Setup of lane 2:
==> flow/design.v <==
module ALU(
    input logic CLK,
    input logic RST,
    input logic ACT,
    input logic[3:0]  OP,
    input logic[1:0]  MOVI,
    input logic[31:0] REG_A,
    input logic[31:0] REG_B,
    input logic[31:0] MEM,
    input logic[31:0] IMM,
    output logic[31:0] DATA,
    output logic       RDY,
    output logic       VLD
);
    typedef enum logic [1:0] {
        INIT,
        FIRST_STAGE,
        MUL_FIRST_STAGE,
        MUL_SECOND_STAGE
    } state_type;
    state_type state_curr;
    state_type state_next;
    logic[31:0] operand_A;
    logic[31:0] operand_B;
    logic[31:0] norm_res;
    logic[31:0] norm_reg;
    logic[63:0] mult_res;
    logic       mult_req;
    always_comb begin
        case (state_curr)
            INIT:
                if (ACT) begin
                    if (mult_req)
                        state_next = MUL_FIRST_STAGE;
                    else
                        state_next = FIRST_STAGE;
                end else
                     state_next = INIT;
            FIRST_STAGE:      state_next = INIT;
            MUL_FIRST_STAGE:  state_next = MUL_SECOND_STAGE;
            MUL_SECOND_STAGE: state_next = INIT;
        endcase
    end
    always_ff @(posedge CLK) begin
        if (RST) begin
            state_curr  <= INIT;
        end else begin
            state_curr <= state_next;
            if (state_next == MUL_FIRST_STAGE)
                mult_res <= operand_A * operand_B;
            if (state_next == FIRST_STAGE)
                norm_reg <= norm_res;
        end
    end
    always_comb begin
        case (state_curr)
            INIT:             DATA = 32'b0;
            FIRST_STAGE:      DATA = norm_reg;
            MUL_FIRST_STAGE:  DATA = mult_res[31:0];
            MUL_SECOND_STAGE: DATA = mult_res[63:32];
        endcase
    end
    assign operand_A = REG_A;
    assign VLD = (state_curr != INIT) & ~RST;
    assign RDY = state_curr == INIT;
    always_comb begin
        case (MOVI)
            2'b00:   operand_B = REG_B;
            2'b01:   operand_B = MEM;
            2'b10:   operand_B = IMM;
            default: operand_B = '0;
        endcase
    end
    always_comb begin
        norm_res = 32'b0;
        mult_req = 0;
        if (RDY) begin
            case (OP)
                4'b0000: norm_res = operand_A + operand_B;             
                4'b0001: norm_res = operand_A - operand_B;             
                4'b0010: mult_req = 1;                                 
                4'b0011: norm_res = {1'b0, operand_B[31:1]};           
                4'b0100: norm_res = {operand_B[30:0], 1'b0};           
                4'b0101: norm_res = {operand_B[0], operand_B[31:1]};   
                4'b0110: norm_res = {operand_B[30:0], operand_B[31]};  
                4'b0111: norm_res = ~operand_B;                        
                4'b1000: norm_res = operand_A & operand_B;             
                4'b1001: norm_res = operand_A | operand_B;             
                4'b1010: norm_res = operand_A ^ operand_B;             
                4'b1011: norm_res = ~(operand_A & operand_B);          
                4'b1100: norm_res = ~(operand_A | operand_B);          
                4'b1101: norm_res = ~(operand_A ^ operand_B);          
                4'b1110: norm_res = operand_B + 1;                     
                4'b1111: norm_res = operand_B - 1;                     
            endcase
        end
    end
endmodule
Settings: LEC_CHECK=0, ABC_AREA=0, CAP_MARGIN=5, CORE_MARGIN=2, CORE_UTILIZATION=70, PLACE_DENSITY_LB_ADDON=0.01, SETUP_SLACK_MARGIN=1.02, SLEW_MARGIN=20; clock period 3.56 ns.
run.sh (not shown) runs the stock make flow with config.mk's settings and CLKGATE_MAP_FILE=.
Lane 2 did not finish: a tool error stopped it during global routing.
#### Input delta (lane 5 over lane 2)
diff --git a/flow/config.mk b/flow/config.mk
--- a/flow/config.mk
+++ b/flow/config.mk
@@ -8,2 +8 @@
-export ABC_AREA = 0
-export CAP_MARGIN = 5
+export CAP_MARGIN = 20
@@ -11,3 +10 @@
-export CORE_UTILIZATION = 70
-export PLACE_DENSITY_LB_ADDON = 0.01
-export SETUP_SLACK_MARGIN = 1.02
+export CORE_UTILIZATION = 19
==> flow/constraint.sdc <==
create_clock -name core_clock -period 10.3 [get_ports {CLK}]
set_input_delay 2.0600 -clock core_clock [delete_from_list [all_inputs] [get_ports {CLK}]]
set_output_delay 2.0600 -clock core_clock [all_outputs]
set_load 0.01 [all_outputs]
### Flow results
Lane 5 reached the end of the flow, and the finished layout is clean on the timing, design-rule and antenna checks.
Relative to lane 2, the placeable core area of lane 5 is higher by 0.17 sq mm.
Summary — final RePlAce weighted congestion, lane 5 relative to lane 2: lower, by 0.11.
Going from lane 2 to lane 5, initial core utilization shrinks by 52 points.
Lane 5 ended up with a higher worst-case setup slack after placement than lane 2 did.
As far as area share of and/or/nand/nor cells after synthesis goes, lane 5 and lane 2 are indistinguishable; the numbers are identical.
The die of lane 5 is larger than the one used in lane 2.
Max die span in x across lane 2 and lane 5: lane 5
In the metrics for lane 2 and lane 5, the one carrying the lower post-cts sizing count is lane 5.
Taking lane 5 as 1.0, lane 2 lands at 0.80 on total placed cells including tap cells.
Lane 2 and lane 5 ended up with nearly the same number of standard cells after synthesis.
Lane 2 and lane 5 ended up with roughly the same post-synthesis adder-cell area fraction.

Starts from the design.v that is shown in full above.
Settings: LEC_CHECK=0, ABC_AREA=1, CAP_MARGIN=10, CELL_PAD_IN_SITES_DETAIL_PLACEMENT=1, CORE_ASPECT_RATIO=0.94, CORE_MARGIN=2, CORE_UTILIZATION=40, GPL_TIMING_DRIVEN=1, PLACE_DENSITY_LB_ADDON=0.12, SLEW_MARGIN=40, TNS_END_PERCENT=25; clock period 10.5 ns.
Edit:
==> flow/config.mk (replaced) <==
export PLATFORM = sky130hd
export DESIGN_NAME = ALU
export DESIGN_NICKNAME = ALU
export VERILOG_FILES = /design/flow/design.v
export SDC_FILE = /design/flow/constraint.sdc
export NUM_CORES = 4
export LEC_CHECK = 0
export ABC_AREA = 1
export CAP_MARGIN = 20
export CORE_MARGIN = 2
export CORE_UTILIZATION = 58
export CTS_CLUSTER_DIAMETER = 153
export CTS_CLUSTER_SIZE = 30
export PLACE_DENSITY = 0.43
export SLEW_MARGIN = 20
export TNS_END_PERCENT = 5
Outcome:
- register-to-register slack is worse by 290 ps
- global-route usage goes up by 10 points
- sequential cell count is unchanged
- cell count goes down by 6.3%
- design area goes down by 1.8%
- wire length goes down by 10%
- die area goes down by 31%
- via count goes up by 1.3%
- worst setup slack is worse by 140 ps
Edit:
==> flow/config.mk (replaced) <==
export PLATFORM = sky130hd
export DESIGN_NAME = ALU
export DESIGN_NICKNAME = ALU
export VERILOG_FILES = /design/flow/design.v
export SDC_FILE = /design/flow/constraint.sdc
export NUM_CORES = 4
export LEC_CHECK = 0
export ABC_AREA = 1
export CAP_MARGIN = 10
export CELL_PAD_IN_SITES_DETAIL_PLACEMENT = 1
export CELL_PAD_IN_SITES_GLOBAL_PLACEMENT = 3
export CORE_ASPECT_RATIO = 1.5
export CORE_MARGIN = 2
export CORE_UTILIZATION = 71
export GPL_ROUTABILITY_DRIVEN = 0
export GPL_TIMING_DRIVEN = 0
export HOLD_SLACK_MARGIN = -0.04
export MIN_ROUTING_LAYER = met2
export PLACE_DENSITY_LB_ADDON = 0.12
export SLEW_MARGIN = 0
export TNS_END_PERCENT = 25
The new run did not get past global placement without I/O (3_1_place_gp_skip_io) on FLW-0024.
Area after synthesis does not change.
Die size decreases by 18%.
Synthesized cell count does not change.
Edit:
==> flow/config.mk (replaced) <==
export PLATFORM = sky130hd
export DESIGN_NAME = ALU
export DESIGN_NICKNAME = ALU
export VERILOG_FILES = /design/flow/design.v
export SDC_FILE = /design/flow/constraint.sdc
export NUM_CORES = 4
export LEC_CHECK = 0
export CAP_MARGIN = 20
export CORE_MARGIN = 2
export CORE_UTILIZATION = 40
export CTS_CLUSTER_DIAMETER = 135
export SETUP_SLACK_MARGIN = 3.09
export SLEW_MARGIN = 20
export TNS_END_PERCENT = 70
Outcome: Now the flow completed with no timing, DRC or antenna violations; synthesized area is lower by 7.8%; synthesized cell count is lower by 21%; die area is higher by about 60%.
Edit:
==> flow/config.mk (replaced) <==
export PLATFORM = sky130hd
export DESIGN_NAME = ALU
export DESIGN_NICKNAME = ALU
export VERILOG_FILES = /design/flow/design.v
export SDC_FILE = /design/flow/constraint.sdc
export NUM_CORES = 4
export LEC_CHECK = 0
export ABC_AREA = 1
export CAP_MARGIN = 10
export CELL_PAD_IN_SITES_DETAIL_PLACEMENT = 1
export CELL_PAD_IN_SITES_GLOBAL_PLACEMENT = 3
export CORE_ASPECT_RATIO = 0.94
export CORE_MARGIN = 2
export CORE_UTILIZATION = 71
export GPL_TIMING_DRIVEN = 1
export PLACE_DENSITY_LB_ADDON = 0.12
export SLEW_MARGIN = 0
export TNS_END_PERCENT = 25
Result: Now the flow died in global placement without I/O (3_1_place_gp_skip_io) with FLW-0024; area after synthesis came out higher by a little under a tenth; synthesized cell count came out higher by a quarter to a third; die size came out lower by well over a third.
